==> flow/design.v (excerpt) <==
module SimpleCPU(clk, rst, data_fromRAM, wrEn, addr_toRAM, data_toRAM, pCounter);
make LEC_CHECK=0 ABC_AREA=1 CAP_MARGIN=20 CORE_MARGIN=7 CORE_UTILIZATION=40 CTS_CLUSTER_DIAMETER=232 CTS_CLUSTER_SIZE=98 PLACE_DENSITY_LB_ADDON=0.03 SLEW_MARGIN=20 TNS_END_PERCENT=10 finish   # period 14.0 ns
run.sh (not shown) runs the stock make flow with config.mk's settings and CLKGATE_MAP_FILE=.
The starting point ran to the end with no violations.
Rerun with:
Settings changed: ABC_AREA 1 to unset, CORE_MARGIN 7 to 2, CORE_UTILIZATION 40 to 60, CTS_CLUSTER_DIAMETER 232 to unset, CTS_CLUSTER_SIZE 98 to unset, PLACE_DENSITY_LB_ADDON 0.03 to unset, SETUP_SLACK_MARGIN set to 3.2, TNS_END_PERCENT 10 to unset.
Clock period 14.0 ns to 10.9 ns, I/O delays scaled along.
Result:
- The changed run ended with an error in global routing (5_1_grt) on GRT-0232
- synthesized cell count is lower by 19%
- die size is lower by about 40%
- synthesized area is lower by about 4.4%


Starting RTL as in the previous note.
Settings: LEC_CHECK=0, CAP_MARGIN=5, CORE_MARGIN=2, CORE_UTILIZATION=54, GPL_ROUTABILITY_DRIVEN=1, SETUP_SLACK_MARGIN=0.36, SLEW_MARGIN=30, TNS_END_PERCENT=30; clock period 8.92 ns.
The first run finished with negative setup slack left.
Change:
Settings changed: ABC_AREA set to 1, CAP_MARGIN 5 to 25, CELL_PAD_IN_SITES_GLOBAL_PLACEMENT set to 2, CORE_ASPECT_RATIO set to 0.83, CORE_MARGIN 2 to 9, CORE_UTILIZATION 54 to 24, CTS_CLUSTER_SIZE set to 77, GPL_TIMING_DRIVEN set to 0, MAX_ROUTING_LAYER set to met5, PLACE_DENSITY_LB_ADDON set to 0.12, SETUP_SLACK_MARGIN 0.36 to -0.01, TNS_END_PERCENT 30 to 20.
Effect: The changed run finished but failed the layout checks on negative setup slack. Hold slack gains 0.013 ns. Sequential share of layout area hardly moves. Routed wire length is higher by 38%. Worst setup slack loses 0.065 ns. Clock power is higher by about 2%.
Change:
Settings changed: ABC_AREA 1 to unset, CAP_MARGIN 25 to 20, CELL_PAD_IN_SITES_GLOBAL_PLACEMENT 2 to unset, CORE_ASPECT_RATIO 0.83 to unset, CORE_MARGIN 9 to 2, CORE_UTILIZATION 24 to 40, CTS_CLUSTER_SIZE 77 to unset, GPL_ROUTABILITY_DRIVEN 1 to unset, GPL_TIMING_DRIVEN 0 to unset, MAX_ROUTING_LAYER met5 to unset, PLACE_DENSITY_LB_ADDON 0.12 to unset, SETUP_SLACK_MARGIN -0.01 to unset, SLEW_MARGIN 30 to 20, TNS_END_PERCENT 20 to unset.
Clock period 8.92 ns to 14.0 ns, I/O delays scaled along.
Now the flow went through all stages and came out clean.
Design area shrinks by about a fifth.
Area after synthesis came out lower by a few percent.
Count of clock-buffer cells in the layout stays the same.
Power drops by well over a third.
Critical path depth goes down by 2.
Clock power falls by a quarter to a third.
Non-clock buffer count decreases by 256.
Routed wire length fell by a quarter to a third.
Final cell count is lower by a quarter to a third.
Via count decreases by roughly a tenth.
First-iteration DRC count shrinks slightly.
Change:
Settings changed: CORE_UTILIZATION 40 to 66.
Clock period 14.0 ns to 12.0 ns, I/O delays scaled along.
Now the flow did not get past global routing (GRT-0116).
Synthesized cell count is unchanged.
Die area shrinks by well over a third.
Synthesized area stays the same.
Change:
Settings changed: CORE_UTILIZATION 66 to 52.
Clock period 12.0 ns to 14.0 ns, I/O delays scaled along.
What happened: Now the flow finished but fails on negative setup slack; area after synthesis does not change; die size went up by 26%; synthesized cell count does not change.
Change:
Settings changed: CORE_UTILIZATION 52 to 40, MAX_ROUTING_LAYER set to met4, MIN_ROUTING_LAYER set to met2.
=> The changed run aborted during global routing, error GRT-0116; synthesized area does not change; die size grows by 30%; synthesized cell count does not change.


Setup of the previous run:
SimpleCPU again, from the RTL that the note above started with.
==> flow/config.mk <==
export PLATFORM = sky130hd
export DESIGN_NAME = SimpleCPU
export DESIGN_NICKNAME = SimpleCPU
export VERILOG_FILES = /design/flow/design.v
export SDC_FILE = /design/flow/constraint.sdc
export NUM_CORES = 4
export LEC_CHECK = 0
export CAP_MARGIN = 10
export CORE_MARGIN = 2
export CORE_UTILIZATION = 72
export CTS_CLUSTER_DIAMETER = 379
export CTS_CLUSTER_SIZE = 57
export MAX_ROUTING_LAYER = met4
export PLACE_DENSITY_LB_ADDON = 0.01
export SETUP_SLACK_MARGIN = 2.17
export SLEW_MARGIN = 5
==> flow/constraint.sdc <==
create_clock -name core_clock -period 7.64 [get_ports {clk}]
set_input_delay 1.5280 -clock core_clock [delete_from_list [all_inputs] [get_ports {clk}]]
set_output_delay 1.5280 -clock core_clock [all_outputs]
set_load 0.01 [all_outputs]
The previous run did not finish; the tool stopped in 5_1_grt with error GRT-0116.
Input changes introduced in the current run (baseline for comparison: the previous run):
Settings: removing PLACE_DENSITY_LB_ADDON (formerly 0.01); removing CTS_CLUSTER_SIZE (formerly 57); changing SETUP_SLACK_MARGIN from 2.17 to -0.95; changing SLEW_MARGIN from 5 to 20; changing CORE_UTILIZATION from 72 to 60; removing CTS_CLUSTER_DIAMETER (formerly 379); changing CAP_MARGIN from 10 to 20; removing MAX_ROUTING_LAYER (formerly met4); changing the clock period (ns, I/O delays scaled along) from 7.64 to 10.9.
Results
Layout checks on the current run: not met. Flow itself completed; violations: negative setup slack.
Of the previous run and the current run, the run reporting the higher initial core utilization was the previous run.
Re synthesized cell count: no difference whatsoever between the previous run and the current run.
Die area | the current run > the previous run
Against the previous run, die width in the current run rose by a little under 10%.


== build 54 ==
SimpleCPU again, from the RTL that the note above started with.
clock: 7.64 ns
lec_check: 0
cap_margin: 10
core_margin: 2
core_utilization: 72
cts_cluster_diameter: 105
cts_cluster_size: 57
max_routing_layer: met4
place_density_lb_addon: 0.01
setup_slack_margin: 2.17
slew_margin: 20
Build 54 terminated abnormally: 5_1_grt reported GRT-0116.
Setup changes, build 54 to build 44
- swapping 72 for 65 in CORE_UTILIZATION
- clearing PLACE_DENSITY_LB_ADDON, which used to be 0.01
- clearing CTS_CLUSTER_DIAMETER, which used to be 105
- clearing CTS_CLUSTER_SIZE, which used to be 57
- swapping 10 for 20 in CAP_MARGIN
- swapping 2.17 for -0.79 in SETUP_SLACK_MARGIN
- putting TNS_END_PERCENT at 5 where nothing was set
- swapping 7.64 for 10.9 in the clock period (ns, I/O delays scaled along)
Findings:
Build 44 failed in 5_2_route with DRT-0255. Build 54: it failed with a tool error in 5_1_grt, so there are no final results. Number of standard cells after synthesis: build 44 vs build 54 identical. From build 44 to build 54, post-synthesis compound-gate area fraction did not move at all. As far as synthesized netlist net count goes, build 44 and build 54 are indistinguishable; the numbers are identical. Build 54 -> build 44: overall die height increased by a few percent. Changes observed in build 44 relative to build 54: number of cell rows rose 5, effective utilization at floorplan now sits lower, core box area has increased, placer's final routability congestion estimate saw a decrease, die size went up about 10%. Cell area after placement: build 44 and build 54 compared, lower one is build 44. Compared build 44 against build 54; post-synthesis cell type count within noise.
Input changes introduced in build 38 (baseline for comparison: build 44):
- HOLD_SLACK_MARGIN: unset -> -0.09
- MAX_ROUTING_LAYER: met4 -> unset
--- outcome ---
- Build 38: GRT-0232 in 5_1_grt -> run aborted
- Register bit count reported by yosys: build 44 vs build 38 identical
- Re net count after synthesis: no difference whatsoever between build 44 and build 38.
- In the reports for build 38 and build 44, the larger number of instances resized during post-cts repair belongs to build 38.
- Build 38 vs build 44, worst setup timing slack at the placement stage went down by 0.12 ns.
- Build 38 -> build 44: area share of fa/ha/maj cells after synthesis delta 0, exact match
Power and IR drop assume default switching activity.
